==> design/flow/config.mk <==
export PLATFORM = sky130hd
export DESIGN_NAME = FFT
export DESIGN_NICKNAME = FFT
export VERILOG_FILES = /design/flow/design.v
export SDC_FILE = /design/flow/constraint.sdc
export NUM_CORES = 4
export LEC_CHECK = 0
export CAP_MARGIN = 20
export CORE_MARGIN = 2
export CORE_UTILIZATION = 38
export SLEW_MARGIN = 20
==> design/flow/constraint.sdc <==
create_clock -name core_clock -period 14.4 [get_ports {clk}]
set_input_delay 2.8800 -clock core_clock [delete_from_list [all_inputs] [get_ports {clk}]]
set_output_delay 2.8800 -clock core_clock [all_outputs]
set_load 0.01 [all_outputs]
==> design/flow/design.v <==
module SR16(
    input                   clk,
    input                   rst_n,
    input [11:0]             in_r,  
    input [11:0]             in_i,  
    output [11:0]            out_r, 
    output [11:0]            out_i  
);
                    parameter LENGTH = 16;
    integer i;
    reg [11:0] r_bus [LENGTH-1:0];
    reg [11:0] i_bus [LENGTH-1:0];
    assign out_r = r_bus[0];
    assign out_i = i_bus[0];
    always@ (posedge clk or negedge rst_n) begin
        if(!rst_n) begin
            for(i = 0; i < LENGTH; i = i+1) begin
                r_bus[i] <= 0;
                i_bus[i] <= 0;
            end
        end
        else begin
            r_bus[LENGTH-1] <= in_r;
            i_bus[LENGTH-1] <= in_i;
            for(i = 0; i < (LENGTH-1); i = i+1) begin
                r_bus[i] <= r_bus[i+1];
                i_bus[i] <= i_bus[i+1];
            end
        end
    end
endmodule
module SR8(
    input                   clk,
    input                   rst_n,
    input [14:0]            in_r,
    input [14:0]            in_i,
    output [14:0]           out_r,
    output [14:0]           out_i
);
                    parameter LENGTH = 8;
    integer i;
    reg [14:0] r_bus [LENGTH-1:0];
    reg [14:0] i_bus [LENGTH-1:0];
    assign out_r = r_bus[0];
    assign out_i = i_bus[0];
    always@ (posedge clk or negedge rst_n) begin
        if(!rst_n) begin
            for(i = 0; i < LENGTH; i = i+1) begin
                r_bus[i] <= 0;
                i_bus[i] <= 0;
            end
        end
        else begin
            r_bus[LENGTH-1] <= in_r;
            i_bus[LENGTH-1] <= in_i;
            for(i = 0; i < (LENGTH-1); i = i+1) begin
                r_bus[i] <= r_bus[i+1];
                i_bus[i] <= i_bus[i+1];
            end
        end
    end
endmodule
module SR4(
    input                   clk,
    input                   rst_n,
    input [15:0]            in_r,
    input [15:0]            in_i,
    output [15:0]           out_r,
    output [15:0]           out_i
);
                    parameter LENGTH = 4;
    integer i;
    reg [15:0] r_bus [LENGTH-1:0];
    reg [15:0] i_bus [LENGTH-1:0];
    assign out_r = r_bus[0];
    assign out_i = i_bus[0];
    always@ (posedge clk or negedge rst_n) begin
        if(!rst_n) begin
            for(i = 0; i < LENGTH; i = i+1) begin
                r_bus[i] <= 0;
                i_bus[i] <= 0;
            end
        end
        else begin
            r_bus[LENGTH-1] <= in_r;
            i_bus[LENGTH-1] <= in_i;
            for(i = 0; i < (LENGTH-1); i = i+1) begin
                r_bus[i] <= r_bus[i+1];
                i_bus[i] <= i_bus[i+1];
            end
        end
    end
endmodule
module SR2(
    input                   clk,
    input                   rst_n,
    input [16:0]            in_r,
    input [16:0]            in_i,
    output [16:0]           out_r,
    output [16:0]           out_i
);
                    parameter LENGTH = 2;
    integer i;
    reg [16:0] r_bus [LENGTH-1:0];
    reg [16:0] i_bus [LENGTH-1:0];
    assign out_r = r_bus[0];
    assign out_i = i_bus[0];
    always@ (posedge clk or negedge rst_n) begin
        if(!rst_n) begin
            for(i = 0; i < LENGTH; i = i+1) begin
                r_bus[i] <= 0;
                i_bus[i] <= 0;
            end
        end
        else begin
            r_bus[LENGTH-1] <= in_r;
            i_bus[LENGTH-1] <= in_i;
            for(i = 0; i < (LENGTH-1); i = i+1) begin
                r_bus[i] <= r_bus[i+1];
                i_bus[i] <= i_bus[i+1];
            end
        end
    end
endmodule
module SR1(
    input                   clk,
    input                   rst_n,
    input [17:0]            in_r,
    input [17:0]            in_i,
    output [17:0]           out_r,
    output [17:0]           out_i
);
                    parameter LENGTH = 1;
    integer i;
    reg [17:0] r_bus [LENGTH-1:0];
    reg [17:0] i_bus [LENGTH-1:0];
    assign out_r = r_bus[0];
    assign out_i = i_bus[0];
    always@ (posedge clk or negedge rst_n) begin
        if(!rst_n) begin
            for(i = 0; i < LENGTH; i = i+1) begin
                r_bus[i] <= 0;
                i_bus[i] <= 0;
            end
        end
        else begin
            r_bus[LENGTH-1] <= in_r;
            i_bus[LENGTH-1] <= in_i;
            for(i = 0; i < (LENGTH-1); i = i+1) begin
                r_bus[i] <= r_bus[i+1];
                i_bus[i] <= i_bus[i+1];
            end
        end
    end
endmodule
module CTRL16(
    input                       clk,
    input                       rst_n,
    input                       valid_i,
    input signed [10:0]          data_in_r,  
    input signed [10:0]          data_in_i,  
    output reg                  valid_o,         
    output reg [1:0]            state,
    output reg signed [10:0]     data_out_r,  
    output reg signed [10:0]     data_out_i,  
    output reg signed [7:0]     WN_r,
    output reg signed [7:0]     WN_i
);
    parameter IDLE      = 2'b00;
    parameter FIRST     = 2'b01;
    parameter SECOND    = 2'b10;
    parameter WAITING   = 2'b11;
    reg [8:0] count, next_count;
    reg [1:0] next_state;
    reg next_valid_o;
    always@(*) begin
        next_count = count;
        next_state = state;
        next_valid_o = valid_o;
        case(state)
            IDLE: begin
                next_count = 0;
                if(valid_i) begin
                    next_state = WAITING;
                    next_count = 1;
                end
            end
            WAITING: begin
                next_count = count + 1;
                if(count == 16) begin
                    next_state = FIRST;
                    next_valid_o = 1;
                end
            end
            FIRST: begin
                next_count = count + 1;
                if(count == 32) begin
                    next_state = SECOND;
                end
            end
            SECOND: begin
                next_count = count + 1;
                if(count == 48) begin
                    if(valid_i) begin
                        next_state = FIRST;
                        next_count = 17;
                    end
                    else begin
                        next_state = IDLE;
                        next_count = 0;
                        next_valid_o = 0;
                    end
                end
            end
        endcase
    end
    always@(*) begin
        case(count)
            33: begin
                WN_r = 8'b01000000;
                WN_i = 8'b00000000;
            end
            34: begin
                WN_r = 8'b00111110;
                WN_i = 8'b11110011;
            end
            35: begin
                WN_r = 8'b00111011;
                WN_i = 8'b11100111;
            end
            36: begin
                WN_r = 8'b00110101;
                WN_i = 8'b11011100;
            end
            37: begin
                WN_r = 8'b00101101;
                WN_i = 8'b11010010;
            end
            38: begin
                WN_r = 8'b00100011;
                WN_i = 8'b11001010;
            end
            39: begin
                WN_r = 8'b00011000;
                WN_i = 8'b11000100;
            end
            40: begin
                WN_r = 8'b00001100;
                WN_i = 8'b11000001;
            end
            41: begin
                WN_r = 8'b00000000;
                WN_i = 8'b11000000;
            end
            42: begin
                WN_r = 8'b11110011;
                WN_i = 8'b11000001;
            end
            43: begin
                WN_r = 8'b11100111;
                WN_i = 8'b11000100;
            end
            44: begin
                WN_r = 8'b11011100;
                WN_i = 8'b11001010;
            end
            45: begin
                WN_r = 8'b11010010;
                WN_i = 8'b11010010;
            end
            46: begin
                WN_r = 8'b11001010;
                WN_i = 8'b11011100;
            end
            47: begin
                WN_r = 8'b11000100;
                WN_i = 8'b11100111;
            end
            48: begin
                WN_r = 8'b11000001;
                WN_i = 8'b11110011;
            end
            default: begin
                WN_r = 8'b00000000;
                WN_i = 8'b00000000;
            end
        endcase
    end
    always@(posedge clk or negedge rst_n) begin
        if(!rst_n) begin
            state <= IDLE;
            count <= 0;
            data_out_r <= 0;
            data_out_i <= 0;
            valid_o <= 0;
        end
        else begin
            state <= next_state;
            count <= next_count;
            data_out_r <= data_in_r;
            data_out_i <= data_in_i;
            valid_o <= next_valid_o;
        end
    end
endmodule
module CTRL8(
    input                       clk,
    input                       rst_n,
    input                       valid_i,
    input signed [13:0]         data_in_r,
    input signed [13:0]         data_in_i,
    output reg                  valid_o,         
    output reg [1:0]            state,
    output reg signed [13:0]    data_out_r,
    output reg signed [13:0]    data_out_i,
    output reg signed [7:0]     WN_r,
    output reg signed [7:0]     WN_i
);
    parameter IDLE      = 2'b00;
    parameter FIRST     = 2'b01;
    parameter SECOND    = 2'b10;
    parameter WAITING   = 2'b11;
    reg [8:0] count, next_count;
    reg [1:0] next_state;
    reg next_valid_o;
    always@(*) begin
        next_count = count;
        next_state = state;
        next_valid_o = valid_o;
        case(state)
            IDLE: begin
                next_count = 0;
                if(valid_i) begin
                    next_state = WAITING;
                    next_count = 1;
                end
            end
            WAITING: begin
                next_count = count + 1;
                if(count == 8) begin
                    next_state = FIRST;
                    next_valid_o = 1;
                end
            end
            FIRST: begin
                next_count = count + 1;
                if(count == 16) begin
                    next_state = SECOND;
                end
            end
            SECOND: begin
                next_count = count + 1;
                if(count == 24) begin
                    if(valid_i) begin
                        next_state = FIRST;
                        next_count = 9;
                    end
                    else begin
                        next_state = IDLE;
                        next_count = 0;
                        next_valid_o = 0;
                    end
                end
            end
        endcase
    end
    always@(*) begin
        case(count)
            17: begin
                WN_r = 8'b01000000;
                WN_i = 8'b00000000;
            end
            18: begin
                WN_r = 8'b00111011;
                WN_i = 8'b11100111;
            end
            19: begin
                WN_r = 8'b00101101;
                WN_i = 8'b11010010;
            end
            20: begin
                WN_r = 8'b00011000;
                WN_i = 8'b11000100;
            end
            21: begin
                WN_r = 8'b00000000;
                WN_i = 8'b11000000;
            end
            22: begin
                WN_r = 8'b11100111;
                WN_i = 8'b11000100;
            end
            23: begin
                WN_r = 8'b11010010;
                WN_i = 8'b11010010;
            end
            24: begin
                WN_r = 8'b11000100;
                WN_i = 8'b11100111;
            end
            default: begin
                WN_r = 8'b00000000;
                WN_i = 8'b00000000;
            end
        endcase
    end
    always@(posedge clk or negedge rst_n) begin
        if(!rst_n) begin
            state <= IDLE;
            count <= 0;
            data_out_r <= 0;
            data_out_i <= 0;
            valid_o <= 0;
        end
        else begin
            state <= next_state;
            count <= next_count;
            data_out_r <= data_in_r;
            data_out_i <= data_in_i;
            valid_o <= next_valid_o;
        end
    end
endmodule
module CTRL4(
    input                       clk,
    input                       rst_n,
    input                       valid_i,
    input signed [14:0]         data_in_r,
    input signed [14:0]         data_in_i,
    output reg                  valid_o,         
    output reg [1:0]            state,
    output reg signed [14:0]    data_out_r,
    output reg signed [14:0]    data_out_i,
    output reg [7:0]            WN_r,
    output reg [7:0]            WN_i
);
    parameter IDLE      = 2'b00;
    parameter FIRST     = 2'b01;
    parameter SECOND    = 2'b10;
    parameter WAITING   = 2'b11;
    parameter ZERO      = 2'b00;
    parameter ONE       = 2'b01;
    parameter TWO       = 2'b10;
    parameter THREE     = 2'b11;
    reg [8:0] count, next_count;
    reg [1:0] next_state;
    reg next_valid_o;
    always@(*) begin
        next_count = count;
        next_state = state;
        next_valid_o = valid_o;
        case(state)
            IDLE: begin
                next_count = 0;
                if(valid_i) begin
                    next_state = WAITING;
                    next_count = 1;
                end
            end
            WAITING: begin
                next_count = count + 1;
                if(count == 4) begin
                    next_state = FIRST;
                    next_valid_o = 1;
                end
            end
            FIRST: begin
                next_count = count + 1;
                if(count == 8) begin
                    next_state = SECOND;
                end
            end
            SECOND: begin
                next_count = count + 1;
                if(count == 12) begin
                    if(valid_i) begin
                        next_state = FIRST;
                        next_count = 5;
                    end
                    else begin
                        next_state = IDLE;
                        next_count = 0;
                        next_valid_o = 0;
                    end
                end
            end
        endcase
    end
    always@(*) begin
        case(count)
            9: begin
                WN_r = 8'b01000000;
                WN_i = 8'b00000000;
            end
            10: begin
                WN_r = 8'b00101101;
                WN_i = 8'b11010010;
            end
            11: begin
                WN_r = 8'b00000000;
                WN_i = 8'b11000000;
            end
            12: begin
                WN_r = 8'b11010010;
                WN_i = 8'b11010010;
            end
            default: begin
                WN_r = 8'b00000000;
                WN_i = 8'b00000000;
            end
        endcase
    end
    always@(posedge clk or negedge rst_n) begin
        if(!rst_n) begin
            state <= IDLE;
            count <= 0;
            data_out_r <= 0;
            data_out_i <= 0;
            valid_o <= 0;
        end
        else begin
            state <= next_state;
            count <= next_count;
            data_out_r <= data_in_r;
            data_out_i <= data_in_i;
            valid_o <= next_valid_o;
        end
    end
endmodule
module CTRL2(
    input                       clk,
    input                       rst_n,
    input                       valid_i,
    input signed [15:0]         data_in_r,
    input signed [15:0]         data_in_i,
    output reg                  valid_o,         
    output reg [1:0]            state,
    output reg signed [15:0]    data_out_r,
    output reg signed [15:0]    data_out_i,
    output reg [1:0]            WN
);
    parameter IDLE      = 2'b00;
    parameter FIRST     = 2'b01;
    parameter SECOND    = 2'b10;
    parameter WAITING   = 2'b11;
    parameter ZERO      = 2'b00;
    parameter ONE       = 2'b01;
    parameter TWO       = 2'b10;
    parameter THREE     = 2'b11;
    reg [8:0] count, next_count;
    reg [1:0] next_state;
    reg next_valid_o;
    always@(*) begin
        next_count = count;
        next_state = state;
        next_valid_o = valid_o;
        case(state)
            IDLE: begin
                next_count = 0;
                if(valid_i) begin
                    next_state = WAITING;
                    next_count = 1;
                end
            end
            WAITING: begin
                next_count = count + 1;
                if(count == 2) begin
                    next_state = FIRST;
                    next_valid_o = 1;
                end
            end
            FIRST: begin
                next_count = count + 1;
                if(count == 4) begin
                    next_state = SECOND;
                end
            end
            SECOND: begin
                next_count = count + 1;
                if(count == 6) begin
                    if(valid_i) begin
                        next_state = FIRST;
                        next_count = 3;
                    end
                    else begin
                        next_state = IDLE;
                        next_count = 0;
                        next_valid_o = 0;
                    end
                end
            end
        endcase
    end
    always@(*) begin
        case(count)
            5:      WN = ZERO;  
            6:      WN = ONE;   
            default: WN = ZERO;
        endcase
    end
    always@(posedge clk or negedge rst_n) begin
        if(!rst_n) begin
            state <= IDLE;
            count <= 0;
            data_out_r <= 0;
            data_out_i <= 0;
            valid_o <= 0;
        end
        else begin
            state <= next_state;
            count <= next_count;
            data_out_r <= data_in_r;
            data_out_i <= data_in_i;
            valid_o <= next_valid_o;
        end
    end
endmodule
module CTRL1(
    input                       clk,
    input                       rst_n,
    input                       valid_i,
    input signed [16:0]         data_in_r,
    input signed [16:0]         data_in_i,
    output reg                  valid_o,         
    output reg [1:0]            state,
    output reg signed [16:0]    data_out_r,
    output reg signed [16:0]    data_out_i
);
    parameter IDLE      = 2'b00;
    parameter FIRST     = 2'b01;
    parameter SECOND    = 2'b10;
    parameter WAITING   = 2'b11;
    reg [8:0] count, next_count;
    reg [1:0] next_state;
    reg next_valid_o;
    always@(*) begin
        next_count = count;
        next_state = state;
        next_valid_o = valid_o;
        case(state)
            IDLE: begin
                next_count = 0;
                if(valid_i) begin
                    next_state = WAITING;
                    next_count = 1;
                end
            end
            WAITING: begin
                next_count = count + 1;
                if(count == 1) begin
                    next_state = FIRST;
                    next_valid_o = 1;
                end
            end
            FIRST: begin
                next_count = count + 1;
                if(count == 2) begin
                    next_state = SECOND;
                end
            end
            SECOND: begin
                next_count = count + 1;
                if(count == 3) begin
                    if(valid_i) begin
                        next_state = FIRST;
                        next_count = 2;
                    end
                    else begin
                        next_state = IDLE;
                        next_count = 0;
                        next_valid_o = 0;
                    end
                end
            end
        endcase
    end
    always@(posedge clk or negedge rst_n) begin
        if(!rst_n) begin
            state <= IDLE;
            count <= 0;
            data_out_r <= 0;
            data_out_i <= 0;
            valid_o <= 0;
        end
        else begin
            state <= next_state;
            count <= next_count;
            data_out_r <= data_in_r;
            data_out_i <= data_in_i;
            valid_o <= next_valid_o;
        end
    end
endmodule
module BUTTERFLY_R2_1(
    input [1:0]                 state,
    input signed [10:0]          A_r,
    input signed [10:0]          A_i,
    input signed [11:0]          B_r,
    input signed [11:0]          B_i,
    input signed [7:0]          WN_r,
    input signed [7:0]          WN_i,
    output reg signed [13:0]    out_r,
    output reg signed [13:0]    out_i,
    output reg signed [11:0]     SR_r,
    output reg signed [11:0]     SR_i
);
    parameter IDLE      = 2'b00;
    parameter FIRST     = 2'b01;
    parameter SECOND    = 2'b10;
    parameter WAITING   = 2'b11;
    wire signed [19:0] mul13, mul24, mul14, mul23;
    wire signed [20:0] tempA, tempB;
    wire signed [11:0] A_ext_r, A_ext_i;
    wire signed [12:0] ApB_r, ApB_i;
    wire signed [12:0] AmB_r, AmB_i;
    assign A_ext_r = {A_r[10], A_r};
    assign A_ext_i = {A_i[10], A_i};
    assign ApB_r = A_ext_r + B_r;
    assign ApB_i = A_ext_i + B_i;
    assign AmB_r = B_r - A_ext_r;
    assign AmB_i = B_i - A_ext_i;
    assign mul13 = B_r * WN_r;
    assign mul24 = B_i * WN_i;
    assign mul14 = B_r * WN_i;
    assign mul23 = B_i * WN_r;
    assign tempA = mul13 - mul24;
    assign tempB = mul14 + mul23;
    always@(*) begin
        case(state)          
            IDLE: begin
                out_r = 0;
                out_i = 0;
                SR_r = 0;
                SR_i = 0;
            end
            WAITING: begin
                out_r = 0;
                out_i = 0;
                SR_r = A_ext_r;
                SR_i = A_ext_i;
            end
            FIRST: begin
                out_r = {ApB_r[12:0], 1'b0};
                out_i = {ApB_i[12:0], 1'b0};
                SR_r = AmB_r[11:0];  
                SR_i = AmB_i[11:0];
            end
            SECOND: begin
                out_r = {tempA[18:5]};
                out_i = {tempB[18:5]};
                SR_r = A_ext_r;
                SR_i = A_ext_i;
            end
            default: begin
                out_r = 0;
                out_i = 0;
                SR_r = 0;
                SR_i = 0;
            end
        endcase
    end
endmodule
module BUTTERFLY_R2_2(
    input [1:0]                 state,
    input signed [13:0]         A_r,
    input signed [13:0]         A_i,
    input signed [14:0]         B_r,
    input signed [14:0]         B_i,
    input signed [7:0]          WN_r,
    input signed [7:0]          WN_i,
    output reg signed [14:0]    out_r,
    output reg signed [14:0]    out_i,
    output reg signed [14:0]    SR_r,
    output reg signed [14:0]    SR_i
);
    parameter IDLE      = 2'b00;
    parameter FIRST     = 2'b01;
    parameter SECOND    = 2'b10;
    parameter WAITING   = 2'b11;
    wire signed [22:0] mul13, mul24, mul14, mul23;
    wire signed [23:0] tempA, tempB;
    assign mul13 = B_r * WN_r;
    assign mul24 = B_i * WN_i;
    assign mul14 = B_r * WN_i;
    assign mul23 = B_i * WN_r;
    assign tempA = mul13 - mul24;
    assign tempB = mul14 + mul23;
    always@(*) begin
        case(state)          
            IDLE: begin
                out_r = 0;
                out_i = 0;
                SR_r = 0;
                SR_i = 0;
            end
            WAITING: begin
                out_r = 0;
                out_i = 0;
                SR_r = {A_r[13], A_r};
                SR_i = {A_i[13], A_i};
            end
            FIRST: begin
                out_r = $signed({A_r[13], A_r}) + B_r;
                out_i = $signed({A_i[13], A_i}) + B_i;
                SR_r = B_r - $signed({A_r[13], A_r});  
                SR_i = B_i - $signed({A_i[13], A_i});
            end
            SECOND: begin
                out_r = tempA[20:6];
                out_i = tempB[20:6];
                SR_r = {A_r[13], A_r};
                SR_i = {A_i[13], A_i};
            end
            default: begin
                out_r = 0;
                out_i = 0;
                SR_r = 0;
                SR_i = 0;
            end
        endcase
    end
endmodule
module BUTTERFLY_R2_3(
    input [1:0]                 state,
    input signed [14:0]         A_r,
    input signed [14:0]         A_i,
    input signed [15:0]         B_r,
    input signed [15:0]         B_i,
    input signed [7:0]          WN_r,
    input signed [7:0]          WN_i,
    output reg signed [15:0]    out_r,
    output reg signed [15:0]    out_i,
    output reg signed [15:0]    SR_r,
    output reg signed [15:0]    SR_i
);
    parameter IDLE      = 2'b00;
    parameter FIRST     = 2'b01;
    parameter SECOND    = 2'b10;
    parameter WAITING   = 2'b11;
    parameter ZERO      = 2'b00;
    parameter ONE       = 2'b01;
    parameter TWO       = 2'b10;
    parameter THREE     = 2'b11;
    wire signed [23:0] mul13, mul24, mul14, mul23;
    wire signed [24:0] tempA, tempB;
    assign mul13 = B_r * WN_r;
    assign mul24 = B_i * WN_i;
    assign mul14 = B_r * WN_i;
    assign mul23 = B_i * WN_r;
    assign tempA = mul13 - mul24;
    assign tempB = mul14 + mul23;
    always@(*) begin
        case(state)          
            IDLE: begin
                out_r = 0;
                out_i = 0;
                SR_r = 0;
                SR_i = 0;
            end
            WAITING: begin
                out_r = 0;
                out_i = 0;
                SR_r = {A_r[14], A_r};
                SR_i = {A_i[14], A_i};
            end
            FIRST: begin
                out_r = $signed({A_r[14], A_r}) + B_r;
                out_i = $signed({A_i[14], A_i}) + B_i;
                SR_r = B_r - $signed({A_r[14], A_r});  
                SR_i = B_i - $signed({A_i[14], A_i});
            end
            SECOND: begin
                out_r = tempA[21:6];
                out_i = tempB[21:6];
                SR_r = {A_r[14], A_r};
                SR_i = {A_i[14], A_i};
            end
            default: begin
                out_r = 0;
                out_i = 0;
                SR_r = 0;
                SR_i = 0;
            end
        endcase
    end
endmodule
module BUTTERFLY_R2_4(
    input [1:0]                 state,
    input signed [15:0]         A_r,
    input signed [15:0]         A_i,
    input signed [16:0]         B_r,
    input signed [16:0]         B_i,
    input [1:0]                 WN,
    output reg signed [16:0]    out_r,
    output reg signed [16:0]    out_i,
    output reg signed [16:0]    SR_r,
    output reg signed [16:0]    SR_i
);
    parameter IDLE      = 2'b00;
    parameter FIRST     = 2'b01;
    parameter SECOND    = 2'b10;
    parameter WAITING   = 2'b11;
    parameter ZERO      = 2'b00;
    parameter ONE       = 2'b01;
    parameter TWO       = 2'b10;
    parameter THREE     = 2'b11;
    wire [16:0] B_r_neg;
    assign B_r_neg = ~B_r + 1;
    always@(*) begin
        case(state)          
            IDLE: begin
                out_r = 0;
                out_i = 0;
                SR_r = 0;
                SR_i = 0;
            end
            WAITING: begin
                out_r = 0;
                out_i = 0;
                SR_r = {A_r[15], A_r};
                SR_i = {A_i[15], A_i};
            end
            FIRST: begin
                out_r = $signed({A_r[15], A_r}) + B_r;
                out_i = $signed({A_i[15], A_i}) + B_i;
                SR_r = B_r - $signed({A_r[15], A_r});  
                SR_i = B_i - $signed({A_i[15], A_i});
            end
            SECOND: begin
                case(WN)
                    ZERO: begin
                        out_r = B_r;
                        out_i = B_i;
                    end
                    ONE: begin
                        out_r = B_i;
                        out_i = B_r_neg;
                    end
                    default: begin
                        out_r = B_r;
                        out_i = B_i;
                    end
                endcase
                SR_r = {A_r[15], A_r};
                SR_i = {A_i[15], A_i};
            end
            default: begin
                out_r = 0;
                out_i = 0;
                SR_r = 0;
                SR_i = 0;
            end
        endcase
    end
endmodule
module BUTTERFLY_R2_5(
    input [1:0]                 state,
    input signed [16:0]         A_r,
    input signed [16:0]         A_i,
    input signed [17:0]         B_r,
    input signed [17:0]         B_i,
    output reg signed [16:0]    out_r,
    output reg signed [16:0]    out_i,
    output reg signed [17:0]    SR_r,
    output reg signed [17:0]    SR_i
);
    parameter IDLE      = 2'b00;
    parameter FIRST     = 2'b01;
    parameter SECOND    = 2'b10;
    parameter WAITING   = 2'b11;
    always@(*) begin
        case(state)          
            IDLE: begin
                out_r = 0;
                out_i = 0;
                SR_r = 0;
                SR_i = 0;
            end
            WAITING: begin
                out_r = 0;
                out_i = 0;
                SR_r = {A_r[16], A_r};
                SR_i = {A_i[16], A_i};
            end
            FIRST: begin
                out_r = $signed({A_r[16], A_r}) + B_r[17:0];
                out_i = $signed({A_i[16], A_i}) + B_i[17:0];
                SR_r = B_r - $signed({A_r[16], A_r});  
                SR_i = B_i - $signed({A_i[16], A_i});
            end
            SECOND: begin
                out_r = B_r[16:0];
                out_i = B_i[16:0];
                SR_r = {A_r[16], A_r};
                SR_i = {A_i[16], A_i};
            end
            default: begin
                out_r = 0;
                out_i = 0;
                SR_r = 0;
                SR_i = 0;
            end
        endcase
    end
endmodule
module STAGE1(
    input                   clk,
    input                   rst_n,
    input                   valid_i,
    input signed [10:0]      data_in_r,
    input signed [10:0]      data_in_i,
    output                  valid_o,
    output signed [13:0]    data_out_r,
    output signed [13:0]    data_out_i
);
    reg  [10:0] data_in_r_r, data_in_i_r;
    reg  valid_i_r;
    wire [1:0] state_bus;
    wire [7:0] WN_r_bus, WN_i_bus;
    wire [11:0] SR_r_bus, SR_i_bus;
    wire [11:0] FB_r_bus, FB_i_bus;
    wire [10:0] data_r_bus, data_i_bus;
    CTRL16 Control_unit(
        .clk(clk),
        .rst_n(rst_n),
        .valid_i(valid_i_r),
        .data_in_r(data_in_r_r),
        .data_in_i(data_in_i_r),
        .valid_o(valid_o),
        .state(state_bus),
        .data_out_r(data_r_bus),
        .data_out_i(data_i_bus),
        .WN_r(WN_r_bus),
        .WN_i(WN_i_bus)
    );
    SR16 shiftregister(
        .clk(clk),
        .rst_n(rst_n),
        .in_r(SR_r_bus),
        .in_i(SR_i_bus),
        .out_r(FB_r_bus),
        .out_i(FB_i_bus)
    );
    BUTTERFLY_R2_1 butterfly(
        .state(state_bus),
        .A_r(data_r_bus),
        .A_i(data_i_bus),
        .B_r(FB_r_bus),
        .B_i(FB_i_bus),
        .WN_r(WN_r_bus),
        .WN_i(WN_i_bus),
        .out_r(data_out_r),
        .out_i(data_out_i),
        .SR_r(SR_r_bus),
        .SR_i(SR_i_bus)
    );
    always@(posedge clk or negedge rst_n) begin
        if(!rst_n) begin
            data_in_r_r <= 0;
            data_in_i_r <= 0;
            valid_i_r <= 0;
        end
        else begin
            data_in_r_r <= data_in_r;
            data_in_i_r <= data_in_i;
            valid_i_r <= valid_i;
        end
    end
endmodule
module STAGE2(
    input                   clk,
    input                   rst_n,
    input                   valid_i,
    input signed [13:0]     data_in_r,
    input signed [13:0]     data_in_i,
    output                  valid_o,
    output signed [14:0]    data_out_r,
    output signed [14:0]    data_out_i
);
    reg  [13:0] data_in_r_r, data_in_i_r;
    reg  valid_i_r;
    wire [1:0] state_bus;
    wire [7:0] WN_r_bus, WN_i_bus;
    wire [14:0] SR_r_bus, SR_i_bus;
    wire [14:0] FB_r_bus, FB_i_bus;
    wire [13:0] data_r_bus, data_i_bus;
    CTRL8 Control_unit(
        .clk(clk),
        .rst_n(rst_n),
        .valid_i(valid_i_r),
        .data_in_r(data_in_r_r),
        .data_in_i(data_in_i_r),
        .valid_o(valid_o),
        .state(state_bus),
        .data_out_r(data_r_bus),
        .data_out_i(data_i_bus),
        .WN_r(WN_r_bus),
        .WN_i(WN_i_bus)
    );
    SR8 shiftregister(
        .clk(clk),
        .rst_n(rst_n),
        .in_r(SR_r_bus),
        .in_i(SR_i_bus),
        .out_r(FB_r_bus),
        .out_i(FB_i_bus)
    );
    BUTTERFLY_R2_2 butterfly(
        .state(state_bus),
        .A_r(data_r_bus),
        .A_i(data_i_bus),
        .B_r(FB_r_bus),
        .B_i(FB_i_bus),
        .WN_r(WN_r_bus),
        .WN_i(WN_i_bus),
        .out_r(data_out_r),
        .out_i(data_out_i),
        .SR_r(SR_r_bus),
        .SR_i(SR_i_bus)
    );
    always@(posedge clk or negedge rst_n) begin
        if(!rst_n) begin
            data_in_r_r <= 0;
            data_in_i_r <= 0;
            valid_i_r <= 0;
        end
        else begin
            data_in_r_r <= data_in_r;
            data_in_i_r <= data_in_i;
            valid_i_r <= valid_i;
        end
    end
endmodule
module STAGE3(
    input                   clk,
    input                   rst_n,
    input                   valid_i,
    input signed [14:0]     data_in_r,
    input signed [14:0]     data_in_i,
    output                  valid_o,
    output signed [15:0]    data_out_r,
    output signed [15:0]    data_out_i
);
    reg  [14:0] data_in_r_r, data_in_i_r;
    reg  valid_i_r;
    wire [1:0] state_bus;
    wire [7:0] WN_r_bus, WN_i_bus;
    wire [15:0] SR_r_bus, SR_i_bus;
    wire [15:0] FB_r_bus, FB_i_bus;
    wire [14:0] data_r_bus, data_i_bus;
    CTRL4 Control_unit(
        .clk(clk),
        .rst_n(rst_n),
        .valid_i(valid_i_r),
        .data_in_r(data_in_r_r),
        .data_in_i(data_in_i_r),
        .valid_o(valid_o),
        .state(state_bus),
        .data_out_r(data_r_bus),
        .data_out_i(data_i_bus),
        .WN_r(WN_r_bus),
        .WN_i(WN_i_bus)
    );
    SR4 shiftregister(
        .clk(clk),
        .rst_n(rst_n),
        .in_r(SR_r_bus),
        .in_i(SR_i_bus),
        .out_r(FB_r_bus),
        .out_i(FB_i_bus)
    );
    BUTTERFLY_R2_3 butterfly(
        .state(state_bus),
        .A_r(data_r_bus),
        .A_i(data_i_bus),
        .B_r(FB_r_bus),
        .B_i(FB_i_bus),
        .WN_r(WN_r_bus),
        .WN_i(WN_i_bus),
        .out_r(data_out_r),
        .out_i(data_out_i),
        .SR_r(SR_r_bus),
        .SR_i(SR_i_bus)
    );
    always@(posedge clk or negedge rst_n) begin
        if(!rst_n) begin
            data_in_r_r <= 0;
            data_in_i_r <= 0;
            valid_i_r <= 0;
        end
        else begin
            data_in_r_r <= data_in_r;
            data_in_i_r <= data_in_i;
            valid_i_r <= valid_i;
        end
    end
endmodule
module STAGE4(
    input                   clk,
    input                   rst_n,
    input                   valid_i,
    input signed [15:0]     data_in_r,
    input signed [15:0]     data_in_i,
    output                  valid_o,
    output signed [16:0]    data_out_r,
    output signed [16:0]    data_out_i
);
    reg  [15:0] data_in_r_r, data_in_i_r;
    reg  valid_i_r;
    wire [1:0] state_bus;
    wire [1:0] WN;
    wire [16:0] SR_r_bus, SR_i_bus;
    wire [16:0] FB_r_bus, FB_i_bus;
    wire [15:0] data_r_bus, data_i_bus;
    CTRL2 Control_unit(
        .clk(clk),
        .rst_n(rst_n),
        .valid_i(valid_i_r),
        .data_in_r(data_in_r_r),
        .data_in_i(data_in_i_r),
        .valid_o(valid_o),
        .state(state_bus),
        .data_out_r(data_r_bus),
        .data_out_i(data_i_bus),
        .WN(WN)
    );
    SR2 shiftregister(
        .clk(clk),
        .rst_n(rst_n),
        .in_r(SR_r_bus),
        .in_i(SR_i_bus),
        .out_r(FB_r_bus),
        .out_i(FB_i_bus)
    );
    BUTTERFLY_R2_4 butterfly(
        .state(state_bus),
        .A_r(data_r_bus),
        .A_i(data_i_bus),
        .B_r(FB_r_bus),
        .B_i(FB_i_bus),
        .WN(WN),
        .out_r(data_out_r),
        .out_i(data_out_i),
        .SR_r(SR_r_bus),
        .SR_i(SR_i_bus)
    );
    always@(posedge clk or negedge rst_n) begin
        if(!rst_n) begin
            data_in_r_r <= 0;
            data_in_i_r <= 0;
            valid_i_r <= 0;
        end
        else begin
            data_in_r_r <= data_in_r;
            data_in_i_r <= data_in_i;
            valid_i_r <= valid_i;
        end
    end
endmodule
module STAGE5(
    input                   clk,
    input                   rst_n,
    input                   valid_i,
    input signed [16:0]     data_in_r,
    input signed [16:0]     data_in_i,
    output                  valid_o,
    output signed [16:0]    data_out_r,
    output signed [16:0]    data_out_i
);
    reg  [16:0] data_in_r_r, data_in_i_r;
    reg  valid_i_r;
    wire [1:0] state_bus;
    wire [17:0] SR_r_bus, SR_i_bus;
    wire [17:0] FB_r_bus, FB_i_bus;
    wire [16:0] data_r_bus, data_i_bus;
    CTRL1 Control_unit(
        .clk(clk),
        .rst_n(rst_n),
        .valid_i(valid_i_r),
        .data_in_r(data_in_r_r),
        .data_in_i(data_in_i_r),
        .valid_o(valid_o),
        .state(state_bus),
        .data_out_r(data_r_bus),
        .data_out_i(data_i_bus)
    );
    SR1 shiftregister(
        .clk(clk),
        .rst_n(rst_n),
        .in_r(SR_r_bus),
        .in_i(SR_i_bus),
        .out_r(FB_r_bus),
        .out_i(FB_i_bus)
    );
    BUTTERFLY_R2_5 butterfly(
        .state(state_bus),
        .A_r(data_r_bus),
        .A_i(data_i_bus),
        .B_r(FB_r_bus),
        .B_i(FB_i_bus),
        .out_r(data_out_r),
        .out_i(data_out_i),
        .SR_r(SR_r_bus),
        .SR_i(SR_i_bus)
    );
    always@(posedge clk or negedge rst_n) begin
        if(!rst_n) begin
            data_in_r_r <= 0;
            data_in_i_r <= 0;
            valid_i_r <= 0;
        end
        else begin
            data_in_r_r <= data_in_r;
            data_in_i_r <= data_in_i;
            valid_i_r <= valid_i;
        end
    end
endmodule
module SORTING(
    clk,
    rst_n,
    start_sorting,
    out_r,
    out_i,
    answer,
    seq
);
input                 clk, rst_n, start_sorting;
input  [16:0]         out_r;
input  [16:0]         out_i;
output [16:0]         answer;
output reg            seq;
integer i, j;
reg [8:0] count, next_count;
reg next_finish;
reg [16:0] answer_moved;
reg start, next_start;
reg [16:0] result[0:63];
reg [16:0] next_result_r[0:31];
reg [16:0] next_result_i[0:31];
assign answer = answer_moved;
always@(*) begin
    next_count = count;
    next_finish = seq;
    next_start = start;
    if(start_sorting || start) begin
        next_count = count + 1; 
        next_start = 1;
    end
    case(count)
        32: answer_moved = result[0];
        33: answer_moved = result[1];
        34: answer_moved = result[2];
        35: answer_moved = result[3];
        36: answer_moved = result[4];
        37: answer_moved = result[5];
        38: answer_moved = result[6];
        39: answer_moved = result[7];
        40: answer_moved = result[8];
        41: answer_moved = result[9];
        42: answer_moved = result[10];
        43: answer_moved = result[11];
        44: answer_moved = result[12];
        45: answer_moved = result[13];
        46: answer_moved = result[14];
        47: answer_moved = result[15];
        48: answer_moved = result[16];
        49: answer_moved = result[17];
        50: answer_moved = result[18];
        51: answer_moved = result[19];
        52: answer_moved = result[20];
        53: answer_moved = result[21];
        54: answer_moved = result[22];
        55: answer_moved = result[23];
        56: answer_moved = result[24];
        57: answer_moved = result[25];
        58: answer_moved = result[26];
        59: answer_moved = result[27];
        60: answer_moved = result[28];
        61: answer_moved = result[29];
        62: answer_moved = result[30];
        63: answer_moved = result[31];
        64: answer_moved = result[32];
        65: answer_moved = result[33];
        66: answer_moved = result[34];
        67: answer_moved = result[35];
        68: answer_moved = result[36];
        69: answer_moved = result[37];
        70: answer_moved = result[38];
        71: answer_moved = result[39];
        72: answer_moved = result[40];
        73: answer_moved = result[41];
        74: answer_moved = result[42];
        75: answer_moved = result[43];
        76: answer_moved = result[44];
        77: answer_moved = result[45];
        78: answer_moved = result[46];
        79: answer_moved = result[47];
        80: answer_moved = result[48];
        81: answer_moved = result[49];
        82: answer_moved = result[50];
        83: answer_moved = result[51];
        84: answer_moved = result[52];
        85: answer_moved = result[53];
        86: answer_moved = result[54];
        87: answer_moved = result[55];
        88: answer_moved = result[56];
        89: answer_moved = result[57];
        90: answer_moved = result[58];
        91: answer_moved = result[59];
        92: answer_moved = result[60];
        93: answer_moved = result[61];
        94: answer_moved = result[62];
        95: answer_moved = result[63];
        default: begin
            answer_moved = 0;
        end    
    endcase
    if(count == 31) next_finish = 1;
    if(count == 95) begin
        next_finish = 0;
        next_start = 0;
        next_count = 0;
    end
end
always@(*) begin
    for (i = 0; i < 32; i = i+1) begin
        next_result_r[i] = result[i];
        next_result_i[i] = result[i+32];
    end
    case(count)
        0 : begin
            if(start_sorting) begin
                next_result_r[0] = out_r;
                next_result_i[0] = out_i;
            end
        end
        1 : begin
            next_result_r[16] = out_r;
            next_result_i[16] = out_i;
        end
        2 : begin
            next_result_r[8] = out_r;
            next_result_i[8] = out_i;
        end
        3 : begin
            next_result_r[24] = out_r;
            next_result_i[24] = out_i;
        end
        4 : begin
            next_result_r[4] = out_r;
            next_result_i[4] = out_i;
        end
        5 : begin
            next_result_r[20] = out_r;
            next_result_i[20] = out_i;
        end
        6 : begin
            next_result_r[12] = out_r;
            next_result_i[12] = out_i;
        end
        7 : begin
            next_result_r[28] = out_r;
            next_result_i[28] = out_i;
        end
        8 : begin
            next_result_r[2] = out_r;
            next_result_i[2] = out_i;
        end
        9 : begin
            next_result_r[18] = out_r;
            next_result_i[18] = out_i;
        end
        10 : begin
            next_result_r[10] = out_r;
            next_result_i[10] = out_i;
        end
        11 : begin
            next_result_r[26] = out_r;
            next_result_i[26] = out_i;
        end
        12 : begin
            next_result_r[6] = out_r;
            next_result_i[6] = out_i;
        end
        13 : begin
            next_result_r[22] = out_r;
            next_result_i[22] = out_i;
        end
        14 : begin
            next_result_r[14] = out_r;
            next_result_i[14] = out_i;
        end
        15 : begin
            next_result_r[30] = out_r;
            next_result_i[30] = out_i;
        end
        16 : begin
            next_result_r[1] = out_r;
            next_result_i[1] = out_i;
        end
        17 : begin
            next_result_r[17] = out_r;
            next_result_i[17] = out_i;
        end
        18 : begin
            next_result_r[9] = out_r;
            next_result_i[9] = out_i;
        end
        19 : begin
            next_result_r[25] = out_r;
            next_result_i[25] = out_i;
        end
        20 : begin
            next_result_r[5] = out_r;
            next_result_i[5] = out_i;
        end
        21 : begin
            next_result_r[21] = out_r;
            next_result_i[21] = out_i;
        end
        22 : begin
            next_result_r[13] = out_r;
            next_result_i[13] = out_i;
        end
        23 : begin
            next_result_r[29] = out_r;
            next_result_i[29] = out_i;
        end
        24 : begin
            next_result_r[3] = out_r;
            next_result_i[3] = out_i;
        end
        25 : begin
            next_result_r[19] = out_r;
            next_result_i[19] = out_i;
        end
        26 : begin
            next_result_r[11] = out_r;
            next_result_i[11] = out_i;
        end
        27 : begin
            next_result_r[27] = out_r;
            next_result_i[27] = out_i;
        end
        28 : begin
            next_result_r[7] = out_r;
            next_result_i[7] = out_i;
        end
        29 : begin
            next_result_r[23] = out_r;
            next_result_i[23] = out_i;
        end
        30 : begin
            next_result_r[15] = out_r;
            next_result_i[15] = out_i;
        end
        31 : begin
            next_result_r[31] = out_r;
            next_result_i[31] = out_i;
        end
        default: begin
            for (i = 0; i < 32; i = i+1) begin
                next_result_r[i] = result[i];
                next_result_i[i] = result[i+32];
            end
        end
    endcase
end
always@(posedge clk or negedge rst_n) begin
    if(!rst_n)begin
        count <= 0;
        seq <= 0;
        start <= 0;
        for (i = 0; i < 32; i = i+1) begin
            result[i] <= 0;
            result[i+32] <= 0;
        end
    end
    else begin
        count <= next_count;
        seq <= next_finish;
        start <= next_start;
        for (i = 0; i < 32; i = i+1) begin
            result[i] <= next_result_r[i];
            result[i+32] <= next_result_i[i];
        end
    end
end
endmodule
module FFT(
    input                   clk,
    input                   rst_n,
    input                   valid_i,
    input signed [10:0]      x_r,
    output                  finish,
    output signed [16:0]    answer
);
    wire [0:3] valid_o_bus;
    wire [13:0] data_r_bus_1, data_i_bus_1;
    wire [14:0] data_r_bus_2, data_i_bus_2;
    wire [15:0] data_r_bus_3, data_i_bus_3;
    wire [16:0] data_r_bus_4, data_i_bus_4;
    wire [16:0] X_r, X_i;
    wire         done;
    STAGE1 stg1(
        .clk(clk),
        .rst_n(rst_n),
        .valid_i(valid_i),
        .data_in_r(x_r),
        .data_in_i(11'd0),
        .valid_o(valid_o_bus[0]),
        .data_out_r(data_r_bus_1),
        .data_out_i(data_i_bus_1)
    );
    STAGE2 stg2(
        .clk(clk),
        .rst_n(rst_n),
        .valid_i(valid_o_bus[0]),
        .data_in_r(data_r_bus_1),
        .data_in_i(data_i_bus_1),
        .valid_o(valid_o_bus[1]),
        .data_out_r(data_r_bus_2),
        .data_out_i(data_i_bus_2)
    );
    STAGE3 stg3(
        .clk(clk),
        .rst_n(rst_n),
        .valid_i(valid_o_bus[1]),
        .data_in_r(data_r_bus_2),
        .data_in_i(data_i_bus_2),
        .valid_o(valid_o_bus[2]),
        .data_out_r(data_r_bus_3),
        .data_out_i(data_i_bus_3)
    );
    STAGE4 stg4(
        .clk(clk),
        .rst_n(rst_n),
        .valid_i(valid_o_bus[2]),
        .data_in_r(data_r_bus_3),
        .data_in_i(data_i_bus_3),
        .valid_o(valid_o_bus[3]),
        .data_out_r(data_r_bus_4),
        .data_out_i(data_i_bus_4)
    );
    STAGE5 stg5(
        .clk(clk),
        .rst_n(rst_n),
        .valid_i(valid_o_bus[3]),
        .data_in_r(data_r_bus_4),
        .data_in_i(data_i_bus_4),
        .valid_o(done),
        .data_out_r(X_r),
        .data_out_i(X_i)
    );
    SORTING sort(
        .clk(clk),
        .rst_n(rst_n),
        .start_sorting(done),
        .out_r(X_r),
        .out_i(X_i),
        .answer(answer),
        .seq(finish)
);
endmodule
==> design/flow/run.sh <==
#!/bin/bash
# the make line also repeats each setting of config.mk as NAME=value (left out here)
make -C /OpenROAD-flow-scripts/flow DESIGN_CONFIG=/design/flow/config.mk WORK_HOME=/design/flow/orfs CLKGATE_MAP_FILE= finish
==> impl_metrics.py, run 1 <==
# Synthesis and PnR figures
metrics = {
    "sta": {
        "max_slew_margin_pct": 16.8,
        "clock-skew-final_ns": 0.255,
        "slew_violations": 0,
        "hold_viol": 0,
        "rsz0062_at_grt": "false",
        "fmaxAchievable_ghz": 0.107,
        "setup_violations": 0,
        "fin_setup_tns_ns": 0,
        "fin_crit_ns": 9.35,
        "hold_slack_ns": 0.144,
        "fin_crit_sh_pct": 64.9,
        "tightest_slew_ns": 1.25,
    },
    "global_routing": {
        "grt_pass1_vias": 95200,
        "top_usage_layer": "met2",
        "gr-usage-met3_pct": 4.63,
        "use_met2_pct": 36.0,
        "grt_pass1_wl_um": 617000,
        "grt_max_degree": 190,
        "met1_usage_pct": 31.5,
        "track_usage_pct": 22.9,
        "antenna_found_initial": 8,
        "grt_overflow": 0,
    },
    "synthesis": {
        "syn_area_per_cell_um2": 10.2,
        "yosys_area_mm2": 0.133,
        "yosysTopAreaCell": "dfrtp_1",
        "netlist_area_mm2": 0.133,
        "xor_area_share_pct": 2.91,
        "synthTopLogicFamily": "adder cells",
        "synth_cell_types": 87,
        "yosys.area_share.aoi_pct": 12.5,
        "ys_async_sr_fraction_pct": 100,
        "synthMuxAreaShare_pct": 0.238,
        "ys.flop_type": "dfrtp_1",
        "fp_nets": 14900,
        "synth_top_cell_by_count": "dfrtp_1",
        "syn_inst": 13100,
        "numSynthFlops": 2298,
        "synth-simple-area-share_pct": 11.7,
        "netlist.area_leader.share_pct": 43.1,
        "common_cells": "dfrtp_1 (2293), nand2_1 (1764), inv_1 (1649)",
        "yosysWarnings": 34,
        "edf_count": 0,
        "area_leaders": "dfrtp_1 (43%), fa_1 (16%), ha_1 (6.8%), nand2_1 (5.0%), o21ai_0 (4.7%)",
        "ys_cells": 13100,
        "ys_seq_share_pct": 43.2,
        "adder_share_pct": 22.8,
    },
    "power": {
        "power_clock_uw": 6470,
        "seqPwrFrac_pct": 49.4,
        "seq_power_uw": 6460,
        "swShare_pct": 22.0,
        "powerComb_uw": 150,
        "vdd_drop_max_mv": 0.140,
        "power_frac_comb_pct": 1.1,
        "power_frac_clock_pct": 49.5,
        "switchingPower_uw": 2880,
        "power_leakage_uw": 0.0704,
        "top_power_group": "the clock network",
        "pwr_density_cell_mw_per_mm2": 88.7,
        "p_int_uw": 10200,
    },
    "floorplan": {
        "die_area_mm2": 0.355,
        "row_count": 217,
        "core_mm2": 0.349,
        "io_pins": 32,
        "initCoreUtil_pct": 38.2,
        "fp.dieW_um": 596,
        "die_h_um": 596,
    },
    "setup_path": {
        "crit_family": "adder cells",
        "crit_fanout": 29,
        "critPathBufInv": 5,
        "arrival_ns": 10.02,
        "critPathRequiredTime_ns": 15.07,
        "critPathCapture": "stg3.data_in_i_r[13]$_DFF_PN0_",
        "start_kind": "flop",
        "reg2reg_setup_slack_ns": 5.05,
        "worst-r2r-cell-count": 26,
        "reg2reg_to": "stg3.data_in_i_r[13]$_DFF_PN0_",
        "reg2reg_from": "stg2.Control_unit.count[5]$_DFF_PN0_",
        "startpoint": "stg2.Control_unit.count[5]$_DFF_PN0_",
        "critPathKind": "reg -> reg",
        "crit_path_end_kind": "flop",
        "crit_cells": 26,
        "cpPeakStageDelay_ns": 0.85,
        "path_common_cell": "fa_1",
        "critPathSlowestCell": "nor2_1",
    },
    "detailed_routing": {
        "drtAntennaViolNets": 0,
        "drt-pass1-iter-count": 8,
        "first_iter_violations": 9726,
        "wirelength_um": 405000,
        "via_per_inst": 5.32,
        "wire_per_inst_um": 22.9,
        "vias": 94200,
        "route.detailed.drc": 0,
    },
    "hold_path": {
        "hold_end": "stg5.Control_unit.data_out_i[6]$_DFF_PN0_",
        "hp-class": "reg -> reg",
        "hold_depth": 0,
        "hp-start": "stg5.data_in_i_r[6]$_DFF_PN0_",
    },
    "flow_run": {
        "openroad.warnings": 203,
        "max_cap_violations": 0,
    },
    "layout": {
        "area_delta_synth_final_pct": 10.7,
        "fillerInstances": 33400,
        "fin_nets": 14700,
    },
    "placement": {
        "placement.io_buffers": 31,
        "dp_hpwl_um": 275000,
        "gp_congestion": 0.914,
    },
    "clock_tree": {
        "root_buffer": "clkbuf_16",
        "htree_levels": 4,
        "cts_buffers": 243,
        "clk_pin_slew_ns": 0.06,
        "clockBufferDepth": 4,
        "cts_setup_buffers": 0,
        "clk_latency_ns": 1.06,
        "cts_resized": 0,
        "cts.hold.buffers_added": 0,
        "tritoncts": "built",
        "cts_sinks": 2298,
    },
    "run_status": {
        "outcome": "timing/DRC/antenna clean",
    },
}
## layout make-up
type	instances	area [um^2]	share of cell area [%]
multi-input combinational	8406	67500	45.7
sequential	2298	57500	39.0
clock buffer	348	7050	4.77
inverter	1656	6220	4.21
tap	4599	5750	3.90
timing repair buffer	284	2340	1.58
clock inverter	102	1210	0.823
antenna	16	40.0	0.0271
## metrics by stage
stage,utilization (%),cell area [um^2],cells,setup WS [ns],power (uW)
CTS,42.2,147000,17700,5.06,13200
finish,42.3,148000,17700,5.05,13100
floorplan,-,133000,13100,6.83,6590
global route,42.3,148000,17700,4.33,13500
detailed placement,39.9,139000,17200,5.08,6740
global placement,39.9,139000,17200,5.18,6740
## metal layers
| metal | vias up | wire, um |
|---|---|---|
| met3 | 829 | 34600 |
| met1 | 47700 | 170000 |
| met4 | 6 | 16800 |
| li1 | 42200 | - |
| met2 | 3456 | 184000 |
| met5 | - | 47 |
==> inputs of run 2 (changes only) <==
- ABC_AREA: default -> 0
- CAP_MARGIN: 20 -> 0
- CELL_PAD_IN_SITES_DETAIL_PLACEMENT: default -> 2
- CORE_ASPECT_RATIO: default -> 0.58
- CORE_MARGIN: 2 -> 5
- CORE_UTILIZATION: 38 -> 41
- GPL_ROUTABILITY_DRIVEN: default -> 1
- GPL_TIMING_DRIVEN: default -> 1
- MIN_ROUTING_LAYER: default -> met2
- PLACE_DENSITY: default -> 0.87
- clock period: 14.4 -> 8.77 ns (I/O delays scaled with it)
==> run 2 against run 1 <==
Net effect:
- the flow now stops in global routing (5_1_grt)
- synthesized area stayed put
- die size is 5.2% lower
- synthesized cell count stayed put
==> impl_metrics.py, run 2 <==
# Generated from Yosys and OpenROAD reports
metrics = {
    "global_routing": {
        "track_usage_pct": 109,
        "grt_overflow": 40300,
    },
    "placement": {
        "gp_congestion": 1.07,
        "placement.io_buffers": 31,
        "placed_area_mm2": 0.139,
        "dp_hpwl_um": 725000,
    },
    "clock_tree": {
        "cts.hold.buffers_added": 0,
        "cts_sinks": 2298,
        "clockBufferDepth": 4,
        "htree_levels": 4,
        "root_buffer": "clkbuf_16",
        "cts_buffers": 228,
    },
    "synthesis": {
        "synthMuxAreaShare_pct": 0.238,
        "yosysWarnings": 34,
        "area_leaders": "dfrtp_1 (43%), fa_1 (16%), ha_1 (6.8%), nand2_1 (5.0%), o21ai_0 (4.7%)",
        "synth-simple-area-share_pct": 11.7,
        "ys_async_sr_fraction_pct": 100,
        "ys.flop_type": "dfrtp_1",
        "netlist.area_leader.share_pct": 43.1,
        "yosysTopAreaCell": "dfrtp_1",
        "synth_top_cell_by_count": "dfrtp_1",
        "xor_area_share_pct": 2.91,
        "adder_share_pct": 22.8,
        "syn_inst": 13100,
        "ys_seq_share_pct": 43.2,
        "common_cells": "dfrtp_1 (2293), nand2_1 (1764), inv_1 (1649)",
        "yosys.area_share.aoi_pct": 12.5,
        "fp_nets": 14900,
        "edf_count": 0,
        "synthTopLogicFamily": "adder cells",
        "syn_area_per_cell_um2": 10.2,
        "numSynthFlops": 2298,
        "netlist_area_mm2": 0.133,
        "yosys_area_mm2": 0.133,
        "synth_cell_types": 87,
        "ys_cells": 13100,
    },
    "run_status": {
        "stop_stage": "global routing (5_1_grt)",
        "toolErrorMsg": "[ERROR GRT-0116] Global routing finished with congestion. Check the congestion regions in the DRC Viewer.",
        "outcome": "did not finish",
    },
    "floorplan": {
        "initCoreUtil_pct": 41.2,
        "row_count": 159,
        "io_pins": 32,
        "die_area_mm2": 0.337,
        "fp.dieW_um": 759,
        "die_h_um": 444,
        "core_mm2": 0.324,
    },
}
run 2: what timing repair did:
| action | in CTS |
|---|---|
| pin swaps | 26 |
| setup endpoints to repair | 74 |
| cloned | 2 |
| buffers inserted | 47 |
| resized | 263 |
run 2: routing by layer:
metal  GRT overflow  GRT usage, %
met2          13400           105
met3          20700           126
met4           4273          91.6
met5           1836           107
met1              -             -
run 2: metrics by stage:
step	instances	setup TNS [ns]	setup WS, ns
after global placement	17000	0	0.465
after floorplan	13100	0	1.20
after CTS	17500	0	0.000138
after detailed placement	17000	-70.74	-2.53
==> inputs of run 3 (changes only) <==
- ABC_AREA: 0 -> 1
- CAP_MARGIN: 0 -> 20
- CELL_PAD_IN_SITES_DETAIL_PLACEMENT: 2 -> default
- CORE_ASPECT_RATIO: 0.58 -> 0.5
- CORE_MARGIN: 5 -> 2
- CORE_UTILIZATION: 41 -> 72
- CTS_CLUSTER_DIAMETER: default -> 387
- CTS_CLUSTER_SIZE: default -> 91
- GPL_ROUTABILITY_DRIVEN: 1 -> default
- GPL_TIMING_DRIVEN: 1 -> default
- MIN_ROUTING_LAYER: met2 -> default
- PLACE_DENSITY: 0.87 -> 0.37
- TNS_END_PERCENT: default -> 5
- clock period: 8.77 -> 5.99 ns (I/O delays scaled with it)
==> run 3 against run 2 <==
Net effect:
- the flow again stops in global routing (5_1_grt)
- synthesized cell count grew 17%
- synthesized area grew 3.4%
- die size is 42% lower
==> impl_metrics.py, run 3 <==
# Generated from Yosys and OpenROAD reports
metrics = {
    "floorplan": {
        "fp.dieW_um": 623,
        "die_h_um": 313,
        "row_count": 113,
        "initCoreUtil_pct": 72.5,
        "die_area_mm2": 0.195,
        "core_mm2": 0.190,
        "io_pins": 32,
    },
    "clock_tree": {
        "cts_sinks": 2298,
        "root_buffer": "clkbuf_16",
        "clockBufferDepth": 3,
        "htree_levels": 1,
        "cts_buffers": 29,
    },
    "synthesis": {
        "fp_nets": 17100,
        "synth-simple-area-share_pct": 16.0,
        "ys_seq_share_pct": 41.8,
        "syn_area_per_cell_um2": 8.98,
        "synth_top_cell_by_count": "nand2_1",
        "netlist.area_leader.share_pct": 41.7,
        "numSynthFlops": 2298,
        "edf_count": 0,
        "yosysWarnings": 34,
        "yosys.area_share.aoi_pct": 10.5,
        "ys.flop_type": "dfrtp_1",
        "ys_async_sr_fraction_pct": 100,
        "adder_share_pct": 22.0,
        "area_leaders": "dfrtp_1 (42%), fa_1 (15%), nand2_1 (9.0%), inv_1 (6.9%), ha_1 (6.6%)",
        "netlist_area_mm2": 0.138,
        "synthTopLogicFamily": "adder cells",
        "synthMuxAreaShare_pct": 0.00727,
        "synth_cell_types": 77,
        "xor_area_share_pct": 0.814,
        "yosysTopAreaCell": "dfrtp_1",
        "syn_inst": 15300,
        "yosys_area_mm2": 0.138,
        "ys_cells": 15300,
        "common_cells": "nand2_1 (3320), inv_1 (2550), dfrtp_1 (2293)",
    },
    "run_status": {
        "outcome": "did not finish",
        "stop_stage": "global routing (5_1_grt)",
    },
    "placement": {
        "dp_hpwl_um": 352000,
        "gp_congestion": 1.06,
        "placement.io_buffers": 31,
    },
}
==> run 3: metrics by stage <==
step           utilization (%)  std cells  worst slack [ns]  cell area, um^2
3_5_place_dp              77.6      18400            -0.800           148000
3_3_place_gp              77.6      18400            -0.345           147000
2_1_floorplan                -      15300           -0.0439           138000
4_1_cts                   78.8      18500            -0.389           150000
==> run 3: timing repair <==
item | CTS
buffers inserted | 47
pin swaps | 74
cloned | 1
endpoints found under the hold margin | 0
resized | 302
hold buffers | 0
endpoints found under the setup margin | 85
==> inputs of run 4 (changes only) <==
- ABC_AREA: 1 -> default
- CAP_MARGIN: 20 -> 25
- CORE_ASPECT_RATIO: 0.5 -> 0.62
- CORE_UTILIZATION: 72 -> 46
- CTS_CLUSTER_DIAMETER: 387 -> 353
- CTS_CLUSTER_SIZE: 91 -> default
- GPL_TIMING_DRIVEN: default -> 1
- MAX_ROUTING_LAYER: default -> met5
- PLACE_DENSITY: 0.37 -> default
- SETUP_SLACK_MARGIN: default -> -0.21
- SLEW_MARGIN: 20 -> 0
- TNS_END_PERCENT: 5 -> default
- clock period: 5.99 -> 10.0 ns (I/O delays scaled with it)
==> run 4 against run 3 <==
Net effect:
- now clean on timing, DRC and antenna
- die size grew 51%
- synthesized area down 3.2%
- synthesized cell count decreased by 15%
==> impl_metrics.py, run 4 <==
# Synthesis and PnR figures
metrics = {
    "run_status": {
        "outcome": "timing/DRC/antenna clean",
    },
    "detailed_routing": {
        "vias": 97800,
        "wire_per_inst_um": 26.0,
        "dr_wl_met2_um": 154000,
        "first_iter_violations": 12600,
        "wirelength_um": 440000,
        "dr_wl_met3_um": 66100,
        "wl_met1_um": 212000,
        "route.detailed.drc": 0,
        "via_per_inst": 5.77,
        "highest_layer": "met5",
        "drtAntennaViolNets": 0,
        "drt-pass1-iter-count": 8,
    },
    "setup_path": {
        "crit_family": "adder cells",
        "startpoint": "stg2.Control_unit.count[5]$_DFF_PN0_",
        "start_kind": "flop",
        "cpPeakStageDelay_ns": 0.72,
        "reg2reg_to": "stg3.data_in_r_r[11]$_DFF_PN0_",
        "critPathRequiredTime_ns": 10.71,
        "crit_cells": 26,
        "crit_path_end_kind": "flop",
        "crit_fanout": 28,
        "critPathCapture": "stg3.data_in_r_r[11]$_DFF_PN0_",
        "critPathKind": "reg -> reg",
        "reg2reg_from": "stg2.Control_unit.count[5]$_DFF_PN0_",
        "path_common_cell": "fa_1",
        "reg2reg_setup_slack_ns": 0.59,
        "critPathBufInv": 5,
        "arrival_ns": 10.12,
        "worst-r2r-cell-count": 26,
        "critPathSlowestCell": "nor2_2",
    },
    "clock_tree": {
        "cts.hold.buffers_added": 0,
        "cts_sinks": 2298,
        "htree_levels": 4,
        "clk_pin_slew_ns": 0.07,
        "clk_latency_ns": 0.97,
        "cts_setup_buffers": 0,
        "clockBufferDepth": 4,
        "tritoncts": "built",
        "cts_buffers": 222,
        "root_buffer": "clkbuf_16",
        "cts_resized": 0,
    },
    "sta": {
        "setup_violations": 0,
        "fmaxAchievable_ghz": 0.106,
        "fin_crit_sh_pct": 94.1,
        "rsz0062_at_grt": "false",
        "tightest_slew_ns": 1.17,
        "hold_viol": 0,
        "fin_setup_tns_ns": 0,
        "clock-skew-final_ns": 0.142,
        "max_slew_margin_pct": 22.0,
        "slew_violations": 0,
        "fin_crit_ns": 9.41,
    },
    "synthesis": {
        "netlist.area_leader.share_pct": 43.1,
        "yosysTopAreaCell": "dfrtp_1",
        "synth_top_cell_by_count": "dfrtp_1",
        "ys_cells": 13100,
        "synthMuxAreaShare_pct": 0.238,
        "numSynthFlops": 2298,
        "fp_nets": 14900,
        "area_leaders": "dfrtp_1 (43%), fa_1 (16%), ha_1 (6.8%), nand2_1 (5.0%), o21ai_0 (4.7%)",
        "syn_inst": 13100,
        "adder_share_pct": 22.8,
        "synth-simple-area-share_pct": 11.7,
        "common_cells": "dfrtp_1 (2293), nand2_1 (1764), inv_1 (1649)",
        "syn_area_per_cell_um2": 10.2,
        "synthTopLogicFamily": "adder cells",
        "ys_seq_share_pct": 43.2,
        "netlist_area_mm2": 0.133,
        "synth_cell_types": 87,
        "ys.flop_type": "dfrtp_1",
        "yosysWarnings": 34,
        "ys_async_sr_fraction_pct": 100,
        "edf_count": 0,
        "yosys_area_mm2": 0.133,
        "xor_area_share_pct": 2.91,
        "yosys.area_share.aoi_pct": 12.5,
    },
    "global_routing": {
        "grt_overflow": 0,
        "antenna_found_initial": 40,
        "grt_pass1_vias": 96300,
        "track_usage_pct": 30.1,
        "grt_pass1_wl_um": 656000,
        "grt_max_degree": 179,
    },
    "power": {
        "power_clock_uw": 8800,
        "power_leakage_uw": 0.0703,
        "swShare_pct": 22.1,
        "vdd_drop_max_mv": 0.149,
        "powerComb_uw": 227,
        "power_uw": 18300,
        "seq_power_uw": 9300,
        "power_frac_clock_pct": 48.0,
        "p_int_uw": 14300,
        "pwr_density_cell_mw_per_mm2": 125,
        "power_frac_comb_pct": 1.2,
        "top_power_group": "registers",
        "switchingPower_uw": 4040,
        "seqPwrFrac_pct": 50.7,
    },
    "layout": {
        "fillerInstances": 25700,
        "area_delta_synth_final_pct": 9.88,
        "fin_area_mm2": 0.146,
        "fin_nets": 14700,
    },
    "floorplan": {
        "row_count": 155,
        "core_mm2": 0.288,
        "initCoreUtil_pct": 46.3,
        "fp.dieW_um": 688,
        "die_area_mm2": 0.294,
        "io_pins": 32,
        "die_h_um": 428,
    },
    "placement": {
        "dp_hpwl_um": 316000,
        "placement.io_buffers": 31,
        "placed_area_mm2": 0.139,
        "gp_congestion": 0.974,
    },
    "hold_path": {
        "hold_depth": 0,
        "hold_end": "stg1.shiftregister.i_bus[2][0]$_DFF_PN0_",
        "hp-start": "stg1.shiftregister.i_bus[3][0]$_DFF_PN0_",
        "hp-class": "reg -> reg",
    },
    "flow_run": {
        "openroad.warnings": 212,
        "max_cap_violations": 0,
    },
}
[run 4: final cells by class]
cell class / count / area, um^2 / area share, %
Multi-Input combinational cell: 8406 / 67500 / 46.1
Sequential cell: 2298 / 57500 / 39.3
Clock buffer: 299 / 6290 / 4.29
Inverter: 1656 / 6220 / 4.24
Tap cell: 3846 / 4810 / 3.29
Timing Repair Buffer: 328 / 2870 / 1.96
Clock inverter: 100 / 1190 / 0.812
Antenna cell: 27 / 67.6 / 0.0461
[run 4: per-layer routing]
metal	up-vias	GRT usage (%)
li1	42200	-
met1	49600	50.1
met2	5390	35.2
met3	589	12.1
met4	16	5.87
met5	-	0.648
[run 4: through the flow]
stage,util [%],std cells,hold WS (ns),setup WS (ns)
6_report,50.8,17000,0.246,0.593
4_1_cts,50.7,16900,0.241,0.870
3_5_place_dp,48.1,16500,0.335,0.963
5_1_grt,50.8,16900,0.254,0.249
3_3_place_gp,48.1,16500,0.331,1.10
2_1_floorplan,-,13100,0.331,2.43
==> inputs of run 5 (changes only) <==
- ABC_AREA: default -> 0
- CAP_MARGIN: 25 -> 20
- CORE_ASPECT_RATIO: 0.62 -> default
- CORE_UTILIZATION: 46 -> 42
- CTS_CLUSTER_DIAMETER: 353 -> default
- GPL_ROUTABILITY_DRIVEN: default -> 0
- GPL_TIMING_DRIVEN: 1 -> default
- MAX_ROUTING_LAYER: met5 -> default
- MIN_ROUTING_LAYER: default -> met1
- PLACE_DENSITY_LB_ADDON: default -> 0.03
- SETUP_SLACK_MARGIN: -0.21 -> 0.11
- SLEW_MARGIN: 0 -> 40
- clock period: 10.0 -> 5.0 ns (I/O delays scaled with it)
==> run 5 against run 4 <==
Net effect:
- now fails the layout checks on setup timing
- clock power rose by 130%
- non-clock buffer count rose by 1129
- register-to-register slack worse by 2.7 ns
- critical path type unchanged
- sequential share of layout area decreased by 3.6 points
==> impl_metrics.py, run 5 <==
# Synthesis and PnR figures
metrics = {
    "power": {
        "power_clock_uw": 20100,
        "top_power_group": "the clock network",
        "power_frac_clock_pct": 51.3,
        "swShare_pct": 21.9,
        "powerComb_uw": 491,
        "power_uw": 39200,
        "seq_power_uw": 18600,
        "power_leakage_uw": 0.0779,
        "power_frac_comb_pct": 1.3,
    },
    "hold_path": {
        "hp-class": "in -> async",
    },
    "synthesis": {
        "ys_cells": 13100,
        "fp_nets": 14900,
        "yosysWarnings": 34,
        "netlist_area_mm2": 0.133,
        "adder_share_pct": 22.8,
        "numSynthFlops": 2298,
        "syn_inst": 13100,
        "ys_seq_share_pct": 43.2,
        "synthMuxAreaShare_pct": 0.238,
        "yosysTopAreaCell": "dfrtp_1",
        "area_leaders": "dfrtp_1 (43%), fa_1 (16%), ha_1 (6.8%), nand2_1 (5.0%), o21ai_0 (4.7%)",
        "synth-simple-area-share_pct": 11.7,
        "ys.flop_type": "dfrtp_1",
        "synthTopLogicFamily": "adder cells",
        "synth_cell_types": 87,
        "netlist.area_leader.share_pct": 43.1,
    },
    "setup_path": {
        "cpPeakStageDelay_ns": 0.53,
        "crit_path_end_kind": "flop",
        "critPathRequiredTime_ns": 5.75,
        "crit_family": "adder cells",
        "startpoint": "stg1.Control_unit.count[1]$_DFF_PN0_",
        "critPathSlowestCell": "fa_1",
        "crit_cells": 30,
        "critPathBufInv": 8,
        "path_common_cell": "fa_1",
        "arrival_ns": 7.86,
        "crit_fanout": 6,
    },
    "global_routing": {
        "grt_pass1_wl_um": 687000,
        "grt_max_degree": 164,
        "antenna_found_initial": 19,
        "grt_pass1_vias": 103000,
        "track_usage_pct": 28.6,
    },
    "detailed_routing": {
        "drtAntennaViolNets": 0,
        "via_per_inst": 5.36,
        "vias": 98900,
        "wire_per_inst_um": 24.7,
        "route.detailed.drc": 0,
    },
    "sta": {
        "rsz0062_at_grt": "true",
        "fmaxAchievable_ghz": 0.141,
        "fin_crit_ns": 7.10,
        "max_slew_margin_pct": 42.4,
        "finalWorstSetupSlack_ns": -2.10,
        "setup_violations": 106,
        "slew_violations": 0,
        "tightest_slew_ns": 0.858,
        "hold_viol": 0,
    },
    "clock_tree": {
        "cts_sinks": 2298,
        "root_buffer": "clkbuf_16",
        "clockBufferDepth": 4,
        "htree_levels": 5,
        "tritoncts": "built",
    },
    "floorplan": {
        "fp.dieW_um": 567,
        "die_h_um": 567,
        "core_mm2": 0.315,
        "io_pins": 32,
    },
    "placement": {
        "placement.io_buffers": 31,
        "pre_cts_ws_ns": -2.30,
        "dp_hpwl_um": 330000,
    },
    "layout": {
        "fin_util_pct": 51.2,
    },
    "run_status": {
        "so_faults": "setup timing",
        "outcome": "failed layout checks",
    },
}
[run 5: layout make-up]
class,count,area (um^2)
repair buffers,1457,12900
diodes,15,37.5
clock inverters,91,1220
multi-input cells,8406,70500
fillers,28600,154000
clock buffers,385,7820
inverters,1656,6260
flip-flops and latches,2298,57500
well taps,4160,5200
[run 5: metrics by stage]
step / TNS [ns] / std cells / hold WS, ns / instance area (um^2)
floorplan: -92.73 / 13100 / 0.331 / 134000
global placement: -144.45 / 17800 / 0.332 / 148000
detailed placement: -149.38 / 17800 / 0.335 / 148000
CTS: -146.97 / 18400 / 0.110 / 160000
global route: -166.91 / 18500 / 0.140 / 161000
finish: -143.30 / 18500 / 0.162 / 161000
[run 5: metal layers]
metal / up-vias / track usage (%) / wire length, um
li1: 44700 / - / -
met4: 4 / 11.0 / 21100
met3: 838 / 3.40 / 24700
met2: 2967 / 46.5 / 213000
met1: 50400 / 39.4 / 197000
met5: - / 0 / 24
[run 5: what timing repair did]
action	in CTS	in global routing
hold buffers	0	0
pin swaps	158	182
buffers inserted	84	49
gates cloned	5	1
endpoints found under the setup margin	107	107
resized	359	304
Power figures rest on the tool's default switching activity, not on a simulated workload.
